// lpc10_speech_synthetizer
module lpc10_speech_synthetizer (
  input  wire              clk,         
  input  wire              reset,       
  input  wire              StartSpeak,
  input  wire              RomData,
  output wire [11:0]       RomAdr,
  output reg  signed [9:0] SampleData,
  output reg               Speaking
);
reg [5:0]  Cnt_8k;
reg [4:0]  CntSegment;
reg [7:0]  CntSample;
reg [11:0] RomAdrIn;
reg        Speak;
reg [3:0]  CodeEnergy;
reg        CodeRepeat;
reg [4:0]  CodePitch;
reg [17:0] CodeK1K4;    
reg [20:0] CodeK5K10;   
wire GetEnergy, GetRepeat, GetPitch, GetK1K4, GetK5K10, ReadRom;
wire Silence, LastFrame, NoK5K10;
function signed [9:0] TabChirp(input [5:0] i);
  case (i)
    0: TabChirp = 0;    1: TabChirp = 42;   2: TabChirp = -44;  3: TabChirp = 50;
    4: TabChirp = -78;  5: TabChirp = 18;   6: TabChirp = 37;   7: TabChirp = 20;
    8: TabChirp = 2;    9: TabChirp = -31;  10: TabChirp = -59; 11: TabChirp = 2;
    12: TabChirp = 95;  13: TabChirp = 90;  14: TabChirp = 5;   15: TabChirp = 15;
    16: TabChirp = 38;  17: TabChirp = -4;  18: TabChirp = -91; 19: TabChirp = -91;
    20: TabChirp = -42; 21: TabChirp = -35; 22: TabChirp = -36; 23: TabChirp = -4;
    24: TabChirp = 37;  25: TabChirp = 43;  26: TabChirp = 34;  27: TabChirp = 33;
    28: TabChirp = 15;  29: TabChirp = -1;  30: TabChirp = -8;  31: TabChirp = -18;
    32: TabChirp = -19; 33: TabChirp = -17; 34: TabChirp = -9;  35: TabChirp = -10;
    36: TabChirp = -6;  37: TabChirp = 0;   38: TabChirp = 3;   39: TabChirp = 2;
    40: TabChirp = 1;
    default: TabChirp = 0;
  endcase
endfunction
function signed [9:0] TabEnergy(input [3:0] i);
  case (i)
  ...
For scale: ~4300 cells after synthesis, roughly 540 flip-flops, roughly 27 I/O pins.
make LEC_CHECK=0 ABC_AREA=0 CAP_MARGIN=5 CELL_PAD_IN_SITES_GLOBAL_PLACEMENT=2 CORE_ASPECT_RATIO=0.74 CORE_MARGIN=5 CORE_UTILIZATION=49 GPL_TIMING_DRIVEN=1 MAX_ROUTING_LAYER=met5 MIN_ROUTING_LAYER=met1 PLACE_DENSITY_LB_ADDON=0.0 SLEW_MARGIN=35 finish   # period 25.0 ns
run.sh (not shown) runs the stock make flow with config.mk's settings and CLKGATE_MAP_FILE=.
Next try:
ABC_AREA = unset   (was 0)
CAP_MARGIN = 20   (was 5)
CELL_PAD_IN_SITES_GLOBAL_PLACEMENT = unset   (was 2)
CORE_ASPECT_RATIO = unset   (was 0.74)
CORE_MARGIN = 2   (was 5)
CORE_UTILIZATION = 72   (was 49)
CTS_CLUSTER_SIZE = 82   (was unset)
GPL_TIMING_DRIVEN = unset   (was 1)
MAX_ROUTING_LAYER = unset   (was met5)
MIN_ROUTING_LAYER = unset   (was met1)
SETUP_SLACK_MARGIN = 3.65   (was unset)
SLEW_MARGIN = 20   (was 35)
TNS_END_PERCENT = 40   (was unset)
clock period = 12.7 ns   (was 25.0 ns; I/O delays follow)
The changed run completed and failed the layout checks on setup timing.
Cell area increases by 9.0%.
Clock power grows by 88%.
Critical path depth went up by 5.
Core utilization rose by 33 points.
Total power went up by 94%.
Next try:
CTS_CLUSTER_SIZE = 32   (was 82)
PLACE_DENSITY_LB_ADDON = unset   (was 0.0)
SETUP_SLACK_MARGIN = -0.75   (was 3.65)
TNS_END_PERCENT = unset   (was 40)
clock period = 13.1 ns   (was 12.7 ns; I/O delays follow)
The new run finished with setup timing left. Via count stays flat. Power grows by 1.5%. Utilization grows by 0.37 points.
Next try:
CORE_UTILIZATION = 70   (was 72)
CTS_CLUSTER_SIZE = unset   (was 32)
SETUP_SLACK_MARGIN = unset   (was -0.75)
clock period = 18.6 ns   (was 13.1 ns; I/O delays follow)
The new run finished with timing, DRC and antenna clean.
Non-clock buffer count went down by 367.
Global-route usage shrinks by 4.2 points.
Power drops by a quarter to a third.
Worst hold slack gets worse by 0.035 ns.
Routed wire length went down by roughly a tenth.
Die size increases by a few percent.
Clock power drops by a quarter to a third.

---

Starting RTL as in the previous note.
make LEC_CHECK=0 CAP_MARGIN=20 CORE_MARGIN=8 CORE_UTILIZATION=50 CTS_CLUSTER_SIZE=58 GPL_ROUTABILITY_DRIVEN=0 MAX_ROUTING_LAYER=met5 PLACE_DENSITY_LB_ADDON=0.16 SETUP_SLACK_MARGIN=-1.79 SLEW_MARGIN=25 finish   # period 23.6 ns
The first run finished with timing, DRC and antenna clean.
Then changed:
CORE_MARGIN = 2   (was 8)
CORE_UTILIZATION = 71   (was 50)
CTS_CLUSTER_SIZE = default   (was 58)
GPL_ROUTABILITY_DRIVEN = default   (was 0)
MAX_ROUTING_LAYER = default   (was met5)
PLACE_DENSITY_LB_ADDON = default   (was 0.16)
SETUP_SLACK_MARGIN = -0.34   (was -1.79)
SLEW_MARGIN = 20   (was 25)
clock period = 19.2 ns   (was 23.6 ns; I/O delays follow)
Result:
- non-clock buffer count shrinks by 10
- total power goes up by 17%
- first-iteration DRC count rose by 34%
- worst setup slack gets worse by 4700 ps
- synthesized cell count stays the same
- via count came out higher by 2.1%
- routed wire length drops by 1.8%
- area after synthesis is unchanged
- cell area came out lower by 1.9%
- cell count decreases by 5.5%
Then changed:
CORE_UTILIZATION = 40   (was 71)
SETUP_SLACK_MARGIN = 5.0   (was -0.34)
clock period = 18.6 ns   (was 19.2 ns; I/O delays follow)
=> Cell count went up by 14%. Global-route usage went down by 12 points. Maximum frequency went up by about 19%. Cell area went up by about 11%.
Then changed:
ABC_AREA = 1   (was default)
CORE_UTILIZATION = 63   (was 40)
SETUP_SLACK_MARGIN = default   (was 5.0)
clock period = 10.4 ns   (was 18.6 ns; I/O delays follow)
The new run produced a layout that fails on negative setup slack.
Total power rose by 79%.
Register-to-register slack degrades by 6800 ps.
Maximum frequency rose by about 10%.
Sequential power rose by about 80%.
Final cell count rose by about 10%.
Final area rose by 5.2%.
Synthesized cell count rose by 15%.
Synthesized area rose by 2.5%.
Global-route usage rose by 10 points.
Via count rose by about 10%.
Non-clock buffer count rose by 295.
Then changed:
CORE_UTILIZATION = 65   (was 63)
CTS_CLUSTER_DIAMETER = 295   (was default)
HOLD_SLACK_MARGIN = -0.08   (was default)
SETUP_SLACK_MARGIN = -0.24   (was default)
clock period = 19.0 ns   (was 10.4 ns; I/O delays follow)
=> With this change the flow completed without violations; clock power fell by 46%; sequential power went down by 45%; global-route usage came out lower by 1.6 points.

---

Setup of job 714:
lpc10_speech_synthetizer again, from the RTL that the note above started with.
==> flow/config.mk <==
export PLATFORM = sky130hd
export DESIGN_NAME = lpc10_speech_synthetizer
export DESIGN_NICKNAME = lpc10_speech_synthetizer
export VERILOG_FILES = /design/flow/design.v
export SDC_FILE = /design/flow/constraint.sdc
export NUM_CORES = 4
export LEC_CHECK = 0
export ABC_AREA = 1
export CAP_MARGIN = 40
export CELL_PAD_IN_SITES_GLOBAL_PLACEMENT = 3
export CORE_MARGIN = 2
export CORE_UTILIZATION = 19
export CTS_CLUSTER_DIAMETER = 261
export GPL_ROUTABILITY_DRIVEN = 1
export HOLD_SLACK_MARGIN = 0.17
export MAX_ROUTING_LAYER = met5
export MIN_ROUTING_LAYER = met1
export PLACE_DENSITY_LB_ADDON = 0.28
export SLEW_MARGIN = 20
==> flow/constraint.sdc <==
create_clock -name core_clock -period 26.0 [get_ports {clk}]
set_input_delay 5.2000 -clock core_clock [delete_from_list [all_inputs] [get_ports {clk}]]
set_output_delay 5.2000 -clock core_clock [all_outputs]
set_load 0.01 [all_outputs]
Modified inputs, job 9195 compared to job 714
- removing CELL_PAD_IN_SITES_GLOBAL_PLACEMENT (formerly 3)
- removing CTS_CLUSTER_DIAMETER (formerly 261)
- setting TNS_END_PERCENT to 5 for the first time
- removing PLACE_DENSITY_LB_ADDON (formerly 0.28)
- removing GPL_ROUTABILITY_DRIVEN (formerly 1)
- changing CAP_MARGIN from 40 to 20
- removing MIN_ROUTING_LAYER (formerly met1)
- removing MAX_ROUTING_LAYER (formerly met5)
- changing CORE_UTILIZATION from 19 to 72
- removing HOLD_SLACK_MARGIN (formerly 0.17)
- changing the clock period (ns, I/O delays scaled along) from 26.0 to 14.4
Findings:
- Every stage of job 9195 finished as expected; the final checks, on the other hand, flagged negative setup slack, which means the layout fails.
- Job 9195 gives more register share of total power than job 714 did.
- Compared job 9195 vs job 714, and post-synthesis to final-layout area growth is up in job 9195.
- Per the comparison of job 9195 with job 714, maximum frequency now larger; number of placed instances with taps included lost 22%; minimum period implied by the final worst setup slack now sits lower; worst slew slack as a fraction of its limit shows a reduction of 9.5 points; wire length down about 12%.
- Comparing job 9195 against job 714, there is no change at all in synthesized area.
Here is what was changed in the inputs of job 9641 compared with job 9195.
- putting CTS_CLUSTER_DIAMETER at 295 where nothing was set
- swapping 20 for 5 in CAP_MARGIN
- clearing TNS_END_PERCENT, which used to be 5
- putting SETUP_SLACK_MARGIN at -0.24 where nothing was set
- swapping 72 for 69 in CORE_UTILIZATION
- putting HOLD_SLACK_MARGIN at -0.08 where nothing was set
- swapping 14.4 for 15.5 in the clock period (ns, I/O delays scaled along)
--- outcome ---
- The flow did not stop early for job 9641: all stages ran, and the layout cleared the timing, DRC and antenna checks.
- Relative to job 9195, wire length after detailed routing decreased by about 11% in job 9641.
- Diff job 9195 -> job 9641: clock buffer instance count of the final layout shows an increase of 9.6%, part of the power in registers grew by 1.7 points.
- [compare] base=job 9195 new=job 9641: global-route wire length before repair decreased by about 7% relative to the old numbers, logic gate share of total power decreased by 0.8 points relative to the old numbers, area taken by flip-flops and latches closely matched the old numbers, number of buffers and inverters on the critical path decreased by 2 relative to the old numbers, clock network fraction of total power decreased by 0.9 points relative to the old numbers.
- Job 9641 against job 9195: final instance area went down by 6.2%, net switching share of the total power did not really move, overall chip area higher.
For job 2953, these inputs were changed with respect to job 9641:
- a deleted HOLD_SLACK_MARGIN that had been -0.08
- a deleted ABC_AREA that had been 1
- a deleted CTS_CLUSTER_DIAMETER that had been 295
- a change of CORE_UTILIZATION from 69 to 40
- a change of CAP_MARGIN from 5 to 20
- a deleted SETUP_SLACK_MARGIN that had been -0.24
- a change of the clock period (ns, I/O delays scaled along) from 15.5 to 26.9
[summary]
Job 2953 vs job 9641, power of the clock network went down by about 34%.
Job 2953 against job 9641; number of nets at the end of the flow is down by more than 10%.
[compare] base=job 9641 new=job 2953: total power now sits lower; met2 demand-to-capacity share in global routing dropped 24 points; number of vias after detailed routing saw a decrease.
STATUS full die area: job 2953 loses against job 9641
Diff job 9641 -> job 2953: combinational fraction of design power decreased 1.7 points, wire length of the first global-routing pass went up by about 1.5%, met1 track utilization from global routing shrank by 16 points.
Min post-synthesis share of cell area spent on xor and xnor gates across job 9641 and job 2953: job 9641
Changes in job 4634 relative to job 2953:
- SLEW_MARGIN now 35, was 20
- ABC_AREA now 1, previously not set
- CORE_UTILIZATION now 71, was 40
- PLACE_DENSITY_LB_ADDON now 0.26, previously not set
- SETUP_SLACK_MARGIN now -1.19, previously not set
- CTS_CLUSTER_DIAMETER now 211, previously not set
- CTS_CLUSTER_SIZE now 14, previously not set
- the clock period (ns, I/O delays scaled along) now 12.5, was 26.9
==> results <==
- Stage in which a tool error killed job 4634: global routing (5_1_grt).
- Cell area reported after detailed placement: job 4634 > job 2953
- Row number of buffers created by CTS: job 4634 lower / job 2953 higher
- Cell area after synthesis: job 4634 worse than job 2953
- Re standard-cell row count: job 2953 and job 4634 aren't equal, and the lower value belongs to job 4634.
- Pre-CTS setup slack, job 2953 and job 4634, lower one = job 4634.
- Between job 2953 and job 4634, cell resize tally after clock tree synthesis is higher for job 4634, job 2953 comes in under that.
- For synthesized cell count, dividing the value from job 4634 by the value from job 2953 gives 1.15.
- | die area | job 4634 vs job 2953 | better |
## Diff of input files: job 5416 against job 4634
- CORE_UTILIZATION: 71 -> 66
- SLEW_MARGIN: 35 -> 20
- PLACE_DENSITY_LB_ADDON: 0.26 -> unset
- CAP_MARGIN: 20 -> 5
- CTS_CLUSTER_SIZE: 14 -> unset
- SETUP_SLACK_MARGIN: -1.19 -> -0.24
- HOLD_SLACK_MARGIN: unset -> -0.08
- CTS_CLUSTER_DIAMETER: 211 -> 295
- the clock period (ns, I/O delays scaled along): 12.5 -> 15.5
Notes after the runs:
- Job 5416 against job 4634: post-cts hold-fix buffer tally closely matched the old numbers; total CTS buffers now sits higher; number of placement rows went up 3.6%; total number of clock tree sinks roughly the same.
- Between job 5416 and job 4634, the standard cell area after detailed placement is higher for job 4634.
- Job 5416 -> job 4634: synthesized area delta 0, exact match
- Job 5416 finished every step from synthesis to the final layout, and the layout passed the timing, DRC and antenna checks.
- Taking job 5416 as 1.0, job 4634 lands at 1.06 on placed wire-length estimate.
- Compared with job 4634, job 5416 improves setup slack at placement.
- Comparing job 5416 and job 4634, the higher area of the die is on job 5416.

---

Starting RTL as in the previous note.
==> flow/design.v (excerpt) <==
module lpc10_speech_synthetizer (
  input  wire              clk,         
  input  wire              reset,       
  input  wire              StartSpeak,
  input  wire              RomData,
  output wire [11:0]       RomAdr,
  output reg  signed [9:0] SampleData,
  output reg               Speaking
);
Settings: LEC_CHECK=0, ABC_AREA=1, CAP_MARGIN=20, CELL_PAD_IN_SITES_GLOBAL_PLACEMENT=2, CORE_MARGIN=2, CORE_UTILIZATION=64, CTS_CLUSTER_DIAMETER=261, GPL_ROUTABILITY_DRIVEN=0, MAX_ROUTING_LAYER=met4, MIN_ROUTING_LAYER=met2, PLACE_DENSITY_LB_ADDON=0.28, SLEW_MARGIN=20; clock period 25.0 ns.
The baseline ended with an error in global placement without I/O (3_1_place_gp_skip_io) on FLW-0024.
Then changed:
- ABC_AREA: 1 -> unset
- CELL_PAD_IN_SITES_GLOBAL_PLACEMENT: 2 -> unset
- CORE_UTILIZATION: 64 -> 65
- CTS_CLUSTER_DIAMETER: 261 -> unset
- GPL_ROUTABILITY_DRIVEN: 0 -> unset
- MAX_ROUTING_LAYER: met4 -> unset
- MIN_ROUTING_LAYER: met2 -> unset
- PLACE_DENSITY_LB_ADDON: 0.28 -> unset
- SETUP_SLACK_MARGIN: unset -> -0.24
- clock period: 25.0 -> 19.0 ns (I/O delays scaled with it)
The changed run finished with timing, DRC and antenna clean. Die area came out lower by 3.9%. Synthesized area came out lower by 2.5%. Synthesized cell count came out lower by 13%.
Then changed:
- ABC_AREA: unset -> 1
- CORE_UTILIZATION: 65 -> 72
- CTS_CLUSTER_DIAMETER: unset -> 174
- CTS_CLUSTER_SIZE: unset -> 10
- HOLD_SLACK_MARGIN: unset -> 0.28
- PLACE_DENSITY_LB_ADDON: unset -> 0.01
- SETUP_SLACK_MARGIN: -0.24 -> 1.94
- TNS_END_PERCENT: unset -> 5
- clock period: 19.0 -> 10.4 ns (I/O delays scaled with it)
The new run finished but fails on negative setup slack. Total power came out higher by well over a third. Area after synthesis came out higher by a few percent. Worst hold slack is better by 11 ps. Routed wire length came out higher by about a fifth. Non-clock buffer count came out higher by 415. Final area came out higher by roughly a tenth. Critical path depth came out higher by 12.
Then changed:
- CORE_UTILIZATION: 72 -> 71
- CTS_CLUSTER_DIAMETER: 174 -> unset
- CTS_CLUSTER_SIZE: 10 -> 75
- HOLD_SLACK_MARGIN: 0.28 -> unset
- PLACE_DENSITY_LB_ADDON: 0.01 -> unset
- SETUP_SLACK_MARGIN: 1.94 -> unset
- TNS_END_PERCENT: 5 -> unset
- clock period: 10.4 -> 20.4 ns (I/O delays scaled with it)
Effect: This time the run went through all stages and came out clean. Hold slack is about the same. Count of clock-buffer cells in the layout rises by 13. First-iteration DRC count falls by a quarter to a third.
Power figures rest on the tool's default switching activity, not on a simulated workload.
